==> trial 6 <==
==> flow/design.v <==
`timescale 1ns / 1ps
module logical(
input [15:0] a,b,
input [3*8:0] sel,
output reg [15:0] x
    );
 always@(*)
begin
    case(sel)
    "~": 
            x=~a;
    "|": 
            x=a|b;
    "&": 
            x=a&b;
    "~&": 
            x=~(a&b);
    "~|": 
            x=~(a|b);
    "^": 
            x=a^b;
    "~^": 
            x=~(a^b);
    "<<": 
            x=a<<1;
    ">>": 
            x=a>>1;
    "asl": 
            x={a[14:0],1'b0};
    "asr": 
            x={a[15],a[15:1]};
    "rol": 
            x={a[14:0],a[15]};
    "ror": 
            x={a[0],a[15:1]};  
    "cmp": 
            if(a>b)
                x=1;
             else if(a<b)
                x=16'hffff;
             else
                x=0;  
     default:
            x=0;
     endcase
end
endmodule
`timescale 1ns / 1ps
module arithmetic(
input [15:0] A,
input [15:0] B,
input [8:0] sel,
output reg [15:0] Sum,
output reg Cout
    );
wire [15:0] B_comp;
twos_comp TC(B,B_comp);
reg [15:0] b;
wire [15:0] S1;
wire c1;
adder A1( A, b, S1, c1);
always @(*)
case(sel)
"+" : begin
        b = B;
        Sum = S1;
        Cout = c1;
      end
"-" : begin
        b = B_comp;
        Sum = S1;
        Cout = 0;
      end       
default : begin
        b = B;
        Sum = 0;
        Cout = 0;
        end       
endcase 
endmodule
module adder(
input [15:0] A,
input [15:0] B,
output [15:0] Sum,
output Cout
    );
wire [2:0] cout_cla;
wire Cin;
assign Cin = 0;
carry_look_ahead CLA1(A[3:0],B[3:0], Cin, cout_cla[0]);
carry_look_ahead CLA2(A[7:4],B[7:4], cout_cla[0], cout_cla[1]);
carry_look_ahead CLA3(A[11:8],B[11:8], cout_cla[1], cout_cla[2] );  
carry_look_ahead CLA4(A[15:12],B[15:12], cout_cla[2], Cout );
ripple_carry_adder RCA1(A[3:0], B[3:0], Cin, Sum[3:0]);
ripple_carry_adder RCA2(A[7:4], B[7:4],cout_cla[0], Sum[7:4]);
ripple_carry_adder RCA3(A[11:8], B[11:8], cout_cla[1], Sum[11:8]);
ripple_carry_adder RCA4(A[15:12], B[15:12], cout_cla[2], Sum[15:12]);  
endmodule
module full_adder(
input a, b, cin,
output sum, cout
);
    assign sum = a ^ b ^ cin;
    assign cout = (a & b) | (b & cin) | (cin & a);
endmodule
module ripple_carry_adder(
    input [3:0] a, b,
    input cin,
    output [3:0] sum
);
    wire [3:0] c;
    full_adder FA1(a[0], b[0], cin, sum[0], c[0]);
    full_adder FA2(a[1], b[1], c[0], sum[1], c[1]);
    full_adder FA3(a[2], b[2], c[1], sum[2], c[2]);
    full_adder FA4(a[3], b[3], c[2], sum[3], c[3]);
endmodule
module carry_look_ahead(
input [3:0]a,b,
input Cin,
output Cout1);
wire [3:0]p,g;
assign p = a^b;
assign g = a&b;
assign Cout1 =  g[3] | (p[3] & g[2]) | (p[3] & p[2] & g[1]) | (p[3] & p[2] & p[1] & g[0]) | (p[3] & p[2] & p[1] & p[0] & Cin);
endmodule
module twos_comp(
input [15:0]B,
output [15:0]B_comp
);
assign B_comp = ~B + 1'b1;
endmodule
`timescale 1ns / 1ps
module multiplier( input clk, input[15:0]A1, B1, output reg [31:0] C);
integer i;
reg [31:0]A2;
reg [15:0]B2;
always@(posedge clk )
begin
		C=0;
		A2[15:0]=A1;
		A2[31:16]=0;
		B2=B1;
        for (i=0;i<16;i=i+1)
        begin
			if(B1[i]==1'b0)
			begin
				C=C+0;
			end
			else
			begin
				C=C+(A1<<i);
			end
		end
end
endmodule
`timescale 1ns / 1ps
module ALU(
input clk,
input [15:0]a,b,
input [3*8:0] op,
output  reg [31:0]out
    );
wire [15:0]z1,z2;
wire [31:0]z3;
reg [15:0] a1, a2, a3, b1, b2, b3;
reg [1:0] sel;
wire Cout;
always @(*)
if(  op == "" || op == "~" || op == "|" || op == "&" || op == "~&" || op == "~|" ||
     op == "^" || op == "~^" || op == ">>" || op == "<<" || op == "asr" || 
     op == "asl" || op == "ror" || op == "rol" || op == "cmp" )
 sel = 2'b00;
else if(op == "+" || op == "-")
    sel = 2'b01;
else if( op == "*" )
    sel = 2'b10;
else
    sel = 2'b00;
logical L(a1, b1, op, z1);
arithmetic AA1( a2,b2,op,z2,Cout);
multiplier M( clk,a3, b3, z3);
always @(*)
case(sel)
2'b00 : begin
        a1 = a;
        a2 = 0;
        a3 = 0;
        b1 = b;
        b2 = 0;
        b3 = 0;
        out[15:0] = z1;
        out[31:16] = 0;
        end
2'b01  : begin
        a1 = 0;
        a2 = a;
        a3 = 0;
        b1 = 0;
        b2 = b;
        b3 = 0;
        out[15:0] = z2;
        out[16] = Cout;
        out[31:17] = 0;
        end     
default :  begin
        a1 = 0;
        a2 = 0;
        a3 = a;
        b1 = 0;
        b2 = 0;
        b3 = b;
       out = z3;
        end            
endcase
endmodule
==> flow/run.sh <==
#!/bin/bash
# the make line also repeats each setting of config.mk as NAME=value (left out here)
make -C /OpenROAD-flow-scripts/flow DESIGN_CONFIG=/design/flow/config.mk WORK_HOME=/design/flow/orfs CLKGATE_MAP_FILE= finish
==> flow/config.mk <==
export PLATFORM = sky130hd
export DESIGN_NAME = ALU
export DESIGN_NICKNAME = ALU
export VERILOG_FILES = /design/flow/design.v
export SDC_FILE = /design/flow/constraint.sdc
export NUM_CORES = 4
export LEC_CHECK = 0
export CAP_MARGIN = 20
export CORE_MARGIN = 2
export CORE_UTILIZATION = 40
export GPL_TIMING_DRIVEN = 0
export HOLD_SLACK_MARGIN = 0.01
export MAX_ROUTING_LAYER = met4
export PLACE_DENSITY_LB_ADDON = 0.3
export SLEW_MARGIN = 20
==> flow/constraint.sdc <==
create_clock -name core_clock -period 28.0 [get_ports {clk}]
set_input_delay 5.6000 -clock core_clock [delete_from_list [all_inputs] [get_ports {clk}]]
set_output_delay 5.6000 -clock core_clock [all_outputs]
set_load 0.01 [all_outputs]
==> build 13: changes against trial 6 <==
CORE_UTILIZATION = 67   (was 40)
CTS_CLUSTER_SIZE = 98   (was default)
GPL_TIMING_DRIVEN = default   (was 0)
HOLD_SLACK_MARGIN = default   (was 0.01)
MAX_ROUTING_LAYER = default   (was met4)
PLACE_DENSITY_LB_ADDON = default   (was 0.3)
==> flow/constraint.sdc (replaced) <==
create_clock -name core_clock -period 35.4 [get_ports {clk}]
set_input_delay 7.0800 -clock core_clock [delete_from_list [all_inputs] [get_ports {clk}]]
set_output_delay 7.0800 -clock core_clock [all_outputs]
set_load 0.01 [all_outputs]
==> run notes <==
yosys + openroad results -> post-CTS sizing=82, Seq. pwr=0.0000455 W, Hold Startpoint=b[14], largest net degree at the start of global routing=23, fp util=40.5%, Signal buffers=246, Final period util=97.1%, outcome=finished clean, vias per cell=6.31
-- figures above: trial 6

==> run notes <==
yosys + openroad results -> clk tree area frac=0.924%, outcome=finished clean, Crit path max-delay family=AND-OR/OR-AND gates, fa+ha+maj area frac=24.4%, CTS root buffer=clkbuf_16, post-CTS sizing=0, Seq. pwr=0.0000360 W, synthesized area=0.0183 mm^2, fp util=68.2%, vias per cell=6.97, Hold Startpoint=a[0], largest net degree at the start of global routing=77, Final period util=88.2%, Signal buffers=127
-- figures above: build 13

Power is estimated from default activity; no workload was simulated.
